==> flow/design.v <==
`timescale 10ns/1ns
module servo( input clk, input rst, output reg PWM, input [1:0]boton_cambiar_grados );
integer contador;
integer frecuencia;
integer auxContador;
reg C;
always@(posedge clk) begin
if (rst) begin
	PWM<=0;
	contador<=0;
end else begin
PWM<=~boton_cambiar_grados;
	auxContador=auxContador+1;
	if(boton_cambiar_grados==1)
		begin
				contador<= contador +1;                      
				if (contador< 75_000) 
				begin
					PWM <= 1;
				end
				else
				if (contador < 1_900_000)  
				begin
				PWM <= 0;
				end
	end			
	else if(boton_cambiar_grados==2)
		begin
				contador<= contador +1;                      
				if (contador<150_000)  
				begin
					PWM <= 1;
				end
				else
				if (contador < 1_850_000)  
				begin
				PWM <= 0;
				end
	end	
	else if(boton_cambiar_grados==3)
		begin
				contador<= contador +1;                      
				if (contador<240_000)	 
				begin
					PWM <= 1;
				end
				else
				if (contador < 1_800_000)  
				begin
				PWM <= 0;
				end
	end
	if(contador >=2_100_000)  
	begin
		contador <= 0;
	end			
end
end
 endmodule 
module ultrasonido1(input ultra, input clk, input rst, input echo, output reg done, output reg trigger, output reg [15:0] distance);
	parameter divH = 1000; 
	parameter divL = 2000;
	integer countF;
	integer countEcho;
	always @(posedge clk) begin 
		if (rst | ultra) 
		begin 
			countF <= 0;
			trigger <= 0;
		end 
		else 
		begin
			countF <= countF +1;  
			if (countF < divH+1)
				trigger <= 1;
			else
			if (countF < divL+1)
				trigger <= 0;
			else 
				countF <= 0;
		end
	end
	always @(posedge clk) begin
		if (rst) begin
			countEcho <= 0;
			done <= 0;
			distance <= 0;
		end
		else if (echo == 1) begin
			countEcho <= countEcho +1;
			done <= 0;
		end
		else
		begin
			if (echo == 0 & countEcho != 0)	
				distance <= (~countEcho*340)/2000000;
				countEcho <=0;
				done <= 1; 	
		end
	end
endmodule
`timescale 10ns/1ns
 module radar(  input clk, input rst, input echo, input [1:0] boton_cambiar_grados, output done, output trigger,
 output [15:0] distance, output PWM, input ultra);
 servo   servo( .clk (clk), .rst(rst), .PWM(PWM), .boton_cambiar_grados(boton_cambiar_grados));
 ultrasonido1 ultrasonido2( .ultra(ultra), .clk(clk), .rst(rst),  .echo(echo), .done(done), .trigger(trigger),.distance(distance));
 endmodule
==> flow/config.mk <==
export PLATFORM = sky130hd
export DESIGN_NAME = radar
export DESIGN_NICKNAME = radar
export VERILOG_FILES = /design/flow/design.v
export SDC_FILE = /design/flow/constraint.sdc
export NUM_CORES = 4
export LEC_CHECK = 0
export CAP_MARGIN = 20
export CELL_PAD_IN_SITES_GLOBAL_PLACEMENT = 1
export CORE_ASPECT_RATIO = 1.78
export CORE_MARGIN = 2
export CORE_UTILIZATION = 32
export CTS_CLUSTER_DIAMETER = 393
export GPL_ROUTABILITY_DRIVEN = 0
export PLACE_DENSITY_LB_ADDON = 0.01
export SLEW_MARGIN = 20
export TNS_END_PERCENT = 25
==> flow/constraint.sdc <==
create_clock -name core_clock -period 39.6 [get_ports {clk}]
set_input_delay 7.9200 -clock core_clock [delete_from_list [all_inputs] [get_ports {clk}]]
set_output_delay 7.9200 -clock core_clock [all_outputs]
set_load 0.01 [all_outputs]
run.sh (not shown) runs the stock make flow with config.mk's settings and CLKGATE_MAP_FILE=.
Rerun with:
Settings changed: ABC_AREA set to 0, CORE_ASPECT_RATIO 1.78 to 1.6, CORE_UTILIZATION 32 to 40, CTS_CLUSTER_DIAMETER 393 to 179, PLACE_DENSITY_LB_ADDON 0.01 to unset, TNS_END_PERCENT 25 to unset.
Clock period 39.6 ns to 25.0 ns, I/O delays scaled along.
After rerunning: Cell area drops slightly; worst setup slack is worse by 14 ns.
Rerun with:
Settings changed: ABC_AREA 0 to unset, CELL_PAD_IN_SITES_GLOBAL_PLACEMENT 1 to unset, CTS_CLUSTER_DIAMETER 179 to unset.
=>
- maximum frequency goes up by 2.1%
- hold slack barely changes
- cell count is about the same
- critical path depth goes up by 1
- clock-buffer cell count goes down by 2
Rerun with:
Settings changed: ABC_AREA set to 1, CELL_PAD_IN_SITES_GLOBAL_PLACEMENT set to 1, CORE_ASPECT_RATIO 1.6 to unset, CTS_CLUSTER_DIAMETER set to 333, CTS_CLUSTER_SIZE set to 47, GPL_ROUTABILITY_DRIVEN 0 to unset, HOLD_SLACK_MARGIN set to 0.15.
Result: Non-clock buffer count goes down by 20; setup slack gets better by 2.1 ns; global-route usage drops by 1.3 points.

========
Setup of run 1:
Starts from the design.v that is shown in full above.
==> flow/config.mk <==
export PLATFORM = sky130hd
export DESIGN_NAME = radar
export DESIGN_NICKNAME = radar
export VERILOG_FILES = /design/flow/design.v
export SDC_FILE = /design/flow/constraint.sdc
export NUM_CORES = 4
export LEC_CHECK = 0
export ABC_AREA = 0
export CAP_MARGIN = 20
export CELL_PAD_IN_SITES_GLOBAL_PLACEMENT = 1
export CORE_MARGIN = 2
export CORE_UTILIZATION = 61
export CTS_CLUSTER_DIAMETER = 333
export CTS_CLUSTER_SIZE = 100
export HOLD_SLACK_MARGIN = 0.15
export SLEW_MARGIN = 20
==> flow/constraint.sdc <==
create_clock -name core_clock -period 25.0 [get_ports {clk}]
set_input_delay 5.0000 -clock core_clock [delete_from_list [all_inputs] [get_ports {clk}]]
set_output_delay 5.0000 -clock core_clock [all_outputs]
set_load 0.01 [all_outputs]
The inputs of run 2 differ from those of run 1 as listed below.
Settings: SLEW_MARGIN changed from 20 to 5; CORE_UTILIZATION changed from 61 to 37; ABC_AREA changed from 0 to 1.
==> comparison <==
Run 2 reports its beginning of the critical path as ultrasonido2.countEcho[6] while run 1 reports ultrasonido2.countEcho[10].
Run 2 vs run 1: wire length of the first global-routing pass up in run 2
Run 2 against run 1: worst-skew pair later-pin latency climbed 0.04 ns, chip footprint now larger, worst setup slack now larger.
Run 2 vs run 1: number of ordinary inverters in the final layout up by more than 100%
Going from run 1 to run 2, HPWL reported at the end of detailed placement grew by more than 10%.
Changes in run 3 relative to run 2:
Settings: changing CORE_UTILIZATION from 37 to 40; removing ABC_AREA (formerly 1); changing SLEW_MARGIN from 5 to 20; removing CTS_CLUSTER_SIZE (formerly 100); removing CTS_CLUSTER_DIAMETER (formerly 333); removing CELL_PAD_IN_SITES_GLOBAL_PLACEMENT (formerly 1); removing HOLD_SLACK_MARGIN (formerly 0.15); changing the clock period (ns, I/O delays scaled along) from 25.0 to 23.5.
Notes after the runs:
Each of the runs, namely run 3 and run 2, reached the end of the flow and came out clean. Compare run 3 and run 2 | register share of the cell area higher: run 3. In run 3, the critical path depth came out about 43% below the value in run 2. Sort run 3 and run 2 by routability congestion estimate, descending, and run 3 comes first. The layout-stage area growth over the synthesis result of run 3 exceeds that of run 2 by 1.6 points. Critical path data arrival time, run 3 and run 2: smaller value in run 2.
Input-level comparison between run 4 and run 3:
Settings: changing CORE_UTILIZATION from 40 to 65; changing the clock period (ns, I/O delays scaled along) from 23.5 to 17.0.
Results
Re synthesized area: no difference whatsoever between run 4 and run 3. Die: run 4 smaller than run 3. [compare] base=run 3 new=run 4: cell area after placement picked up an extra 24%, placer congestion estimate picked up an extra 0.14. Run 4 | ERROR | global routing.
### run 4 -> run 5
Settings: CORE_UTILIZATION: 65 -> 72; ABC_AREA: unset -> 1; PLACE_DENSITY_LB_ADDON: unset -> 0.06; CTS_CLUSTER_SIZE: unset -> 15; the clock period (ns, I/O delays scaled along): 17.0 -> 12.0.
--- outcome ---
Run 5 got as far as detailed placement, where a tool error ended the run.
| average instance area after synthesis | lower: run 5 |
Going from run 4 to run 5, xor and xnor area share after synthesis now smaller; chip area in the Yosys report went up by about 10%; adder-cell share of the synthesized area shrank by 1.0 points; share of synthesized cell area in and-or and or-and compound cells saw a decrease.
Site row count: run 5 vs run 4 identical
Cmp run 5 vs run 4: net count entering floorplan higher in run 5
Summary — die size, run 5 relative to run 4: lower, by 1.1%.

========
RTL: the design.v shown in full above, as it stands there.
clock: 41.3 ns
lec_check: 0
cap_margin: 15
cell_pad_in_sites_detail_placement: 0
cell_pad_in_sites_global_placement: 3
core_aspect_ratio: 1.69
core_margin: 2
core_utilization: 40
cts_cluster_diameter: 129
cts_cluster_size: 55
gpl_timing_driven: 0
max_routing_layer: met5
min_routing_layer: met2
place_density: 0.63
setup_slack_margin: 5.0
slew_margin: 40
tns_end_percent: 15
The starting point completed with no timing, DRC or antenna violations.
Rerun with:
CAP_MARGIN = 20   (was 15)
CELL_PAD_IN_SITES_DETAIL_PLACEMENT = unset   (was 0)
CELL_PAD_IN_SITES_GLOBAL_PLACEMENT = unset   (was 3)
CORE_ASPECT_RATIO = unset   (was 1.69)
CORE_UTILIZATION = 17   (was 40)
CTS_CLUSTER_DIAMETER = unset   (was 129)
CTS_CLUSTER_SIZE = unset   (was 55)
GPL_TIMING_DRIVEN = unset   (was 0)
MAX_ROUTING_LAYER = unset   (was met5)
MIN_ROUTING_LAYER = unset   (was met2)
PLACE_DENSITY = unset   (was 0.63)
SETUP_SLACK_MARGIN = unset   (was 5.0)
SLEW_MARGIN = 20   (was 40)
TNS_END_PERCENT = unset   (was 15)
clock period = 32.8 ns   (was 41.3 ns; I/O delays follow)
After rerunning:
- design area rises by a few percent
- wire length drops by about a fifth
- hold slack is worse by 0.0041 ns
- clock skew is about the same
- via count fell by a quarter to a third
- flip-flop count stays the same
- count of clock-buffer cells in the layout is unchanged
Rerun with:
ABC_AREA = 1   (was unset)
CAP_MARGIN = 40   (was 20)
CORE_UTILIZATION = 72   (was 17)
CTS_CLUSTER_SIZE = 98   (was unset)
PLACE_DENSITY = 0.35   (was unset)
clock period = 12.0 ns   (was 32.8 ns; I/O delays follow)
The changed run did not get past detailed placement (3_5_place_dp) with DPL-0033.
Die size decreases by well over a third.
Area after synthesis grows by roughly a tenth.
Synthesized cell count goes up by well over a third.
Rerun with:
CAP_MARGIN = 20   (was 40)
CTS_CLUSTER_DIAMETER = 239   (was unset)
CTS_CLUSTER_SIZE = 76   (was 98)
PLACE_DENSITY = unset   (was 0.35)
PLACE_DENSITY_LB_ADDON = 0.13   (was unset)
SETUP_SLACK_MARGIN = -0.5   (was unset)
clock period = 13.7 ns   (was 12.0 ns; I/O delays follow)
After rerunning:
- This time the run ended with an error in clock tree synthesis (4_1_cts)
- die area is unchanged
- synthesized cell count stays the same
- area after synthesis stays the same
Rerun with:
ABC_AREA = unset   (was 1)
CORE_UTILIZATION = 43   (was 72)
CTS_CLUSTER_DIAMETER = unset   (was 239)
CTS_CLUSTER_SIZE = unset   (was 76)
PLACE_DENSITY_LB_ADDON = unset   (was 0.13)
SETUP_SLACK_MARGIN = unset   (was -0.5)
clock period = 23.5 ns   (was 13.7 ns; I/O delays follow)
Effect: Now the flow ran to the end with no violations; die size increases by well over a third; area after synthesis is lower by a little under a tenth; synthesized cell count goes down by a quarter to a third.
Rerun with:
ABC_AREA = 1   (was unset)
CAP_MARGIN = 40   (was 20)
CORE_UTILIZATION = 72   (was 43)
CTS_CLUSTER_SIZE = 72   (was unset)
PLACE_DENSITY_LB_ADDON = 0.06   (was unset)
clock period = 12.0 ns   (was 23.5 ns; I/O delays follow)
Now the flow died in detailed placement (3_5_place_dp).
Die size shrinks by a quarter to a third.
Area after synthesis grows by roughly a tenth.
Synthesized cell count rises by well over a third.

========
== build 93 ==
RTL: the design.v shown in full above, as it stands there.
export LEC_CHECK = 0
export ABC_AREA = 1
export CAP_MARGIN = 20
export CORE_MARGIN = 2
export CORE_UTILIZATION = 72
export CTS_CLUSTER_SIZE = 15
export HOLD_SLACK_MARGIN = 0.29
export PLACE_DENSITY_LB_ADDON = 0.06
export SETUP_SLACK_MARGIN = 3.41
export SLEW_MARGIN = 20
create_clock -name core_clock -period 12.0 [get_ports {clk}]
Run status, build 93: aborted in 3_5_place_dp, error DPL-0033
Changes in build 82 relative to build 93:
# build 93
export LEC_CHECK = 0
export ABC_AREA = 1
export CAP_MARGIN = 20
export CORE_MARGIN = 2
export CORE_UTILIZATION = 72
export CTS_CLUSTER_SIZE = 15
export HOLD_SLACK_MARGIN = 0.29
export PLACE_DENSITY_LB_ADDON = 0.06
export SETUP_SLACK_MARGIN = 3.41
export SLEW_MARGIN = 20
create_clock -name core_clock -period 12.0 [get_ports {clk}]
# build 82
export LEC_CHECK = 0
export ABC_AREA = 1
export CAP_MARGIN = 20
export CORE_MARGIN = 2
export CORE_UTILIZATION = 72
export CTS_CLUSTER_DIAMETER = 219
export CTS_CLUSTER_SIZE = 48
export HOLD_SLACK_MARGIN = 0.29
export PLACE_DENSITY_LB_ADDON = 0.19
export SETUP_SLACK_MARGIN = -1.01
export SLEW_MARGIN = 20
export TNS_END_PERCENT = 5
create_clock -name core_clock -period 13.5 [get_ports {clk}]
==> results <==
- Diff build 82..build 93 | die boundary height | negligible
- Re number of flops mapped to enable cells by yosys: no difference whatsoever between build 93 and build 82.
- For number of distinct library cells after synthesis, build 93 and build 82 come out practically identical.
- Status: build 82 FAILED at 4_1_cts (tool error)
- Build 82 against build 93: total die size ~0 delta; number of standard-cell rows in the floorplan level; final weighted congestion in routability-driven placement down about 3%; share of the core filled by cells before placement flat.
- From build 82 to build 93, area of the mapped netlist did not move at all.
Input changes introduced in build 98 (baseline for comparison: build 82):
# build 82
export LEC_CHECK = 0
export ABC_AREA = 1
export CAP_MARGIN = 20
export CORE_MARGIN = 2
export CORE_UTILIZATION = 72
export CTS_CLUSTER_DIAMETER = 219
export CTS_CLUSTER_SIZE = 48
export HOLD_SLACK_MARGIN = 0.29
export PLACE_DENSITY_LB_ADDON = 0.19
export SETUP_SLACK_MARGIN = -1.01
export SLEW_MARGIN = 20
export TNS_END_PERCENT = 5
create_clock -name core_clock -period 13.5 [get_ports {clk}]
# build 98
export LEC_CHECK = 0
export ABC_AREA = 1
export CAP_MARGIN = 20
export CORE_MARGIN = 2
export CORE_UTILIZATION = 72
export CTS_CLUSTER_SIZE = 10
export PLACE_DENSITY_LB_ADDON = 0.05
export SLEW_MARGIN = 20
export TNS_END_PERCENT = 15
create_clock -name core_clock -period 16.8 [get_ports {clk}]
### Flow results
Build 98 finished every step from synthesis to the final layout, and the layout passed the timing, DRC and antenna checks. Status: build 82 FAILED at 4_1_cts (tool error). Worst setup timing slack at the placement stage ends up higher on build 98. There was hardly any difference in average cell area after synthesis between build 98 and build 82. The die size was comparable across build 82 and build 98. Looking at placed cell count across build 82 and build 98, the one that comes out higher is build 82. Reported for build 82 and build 98, synthesized cell count turned out identical to the last digit. Build 82 → build 98: chip area in the Yosys report flat; final HPWL from detailed placement lower; number of distinct standard cells referenced by the synthesized netlist held steady; final weighted congestion in routability-driven placement +about 0.7%. From build 98 to build 82, number of I/O pins did not move at all.
Input-level comparison between build 22 and build 98:
# build 98
export LEC_CHECK = 0
export ABC_AREA = 1
export CAP_MARGIN = 20
export CORE_MARGIN = 2
export CORE_UTILIZATION = 72
export CTS_CLUSTER_SIZE = 10
export PLACE_DENSITY_LB_ADDON = 0.05
export SLEW_MARGIN = 20
export TNS_END_PERCENT = 15
create_clock -name core_clock -period 16.8 [get_ports {clk}]
# build 22
export LEC_CHECK = 0
export ABC_AREA = 1
export CAP_MARGIN = 20
export CORE_MARGIN = 2
export CORE_UTILIZATION = 72
export PLACE_DENSITY = 0.36
export SLEW_MARGIN = 20
export TNS_END_PERCENT = 15
create_clock -name core_clock -period 16.8 [get_ports {clk}]
Findings:
- Build 22: PASS, flow complete, no timing, DRC or antenna violations
- Per the comparison of build 22 with build 98, peak per-stage delay on the critical path roughly the same, design area higher, post-CTS setup-driven buffer insertion count higher.
- Between build 98 and build 22, the clock edge transition at the registers on the reported setup and hold paths figures differ only marginally.
- Comparing share of the final layout cell area in multi-input gates for build 98 and build 22, the bigger number came from build 98.
- Measured against each other, build 98 and build 22 differ in first-pass GRT wire length, the lower figure coming from build 22.
- When build 22 is set beside build 98, its maximum fanout encountered on the critical timing path turns out to be 1 larger.
- Via count across build 98 and build 22: no real change.
- On global-route usage: between build 98 and build 22, it ends up lower for build 22.
Edits applied to the flow inputs when going from build 22 to build 38:
# build 22
export LEC_CHECK = 0
export ABC_AREA = 1
export CAP_MARGIN = 20
export CORE_MARGIN = 2
export CORE_UTILIZATION = 72
export PLACE_DENSITY = 0.36
export SLEW_MARGIN = 20
export TNS_END_PERCENT = 15
create_clock -name core_clock -period 16.8 [get_ports {clk}]
# build 38
export LEC_CHECK = 0
export ABC_AREA = 1
export CAP_MARGIN = 20
export CORE_MARGIN = 2
export CORE_UTILIZATION = 72
export PLACE_DENSITY_LB_ADDON = 0.2
export SLEW_MARGIN = 20
export TNS_END_PERCENT = 5
create_clock -name core_clock -period 19.2 [get_ports {clk}]
==> comparison <==
NOTE routed length on met2 build 22->build 38 increased by a few percent
The run showing the greater global-route total usage across every layer is build 38.
Taking build 22 as the reference, in build 38 data arrival time of the critical path grew by 1760 ps; fraction of area in clock buffers and inverters held steady; global-route wire length before repair grew by 5.9%; Yosys chip area held steady.
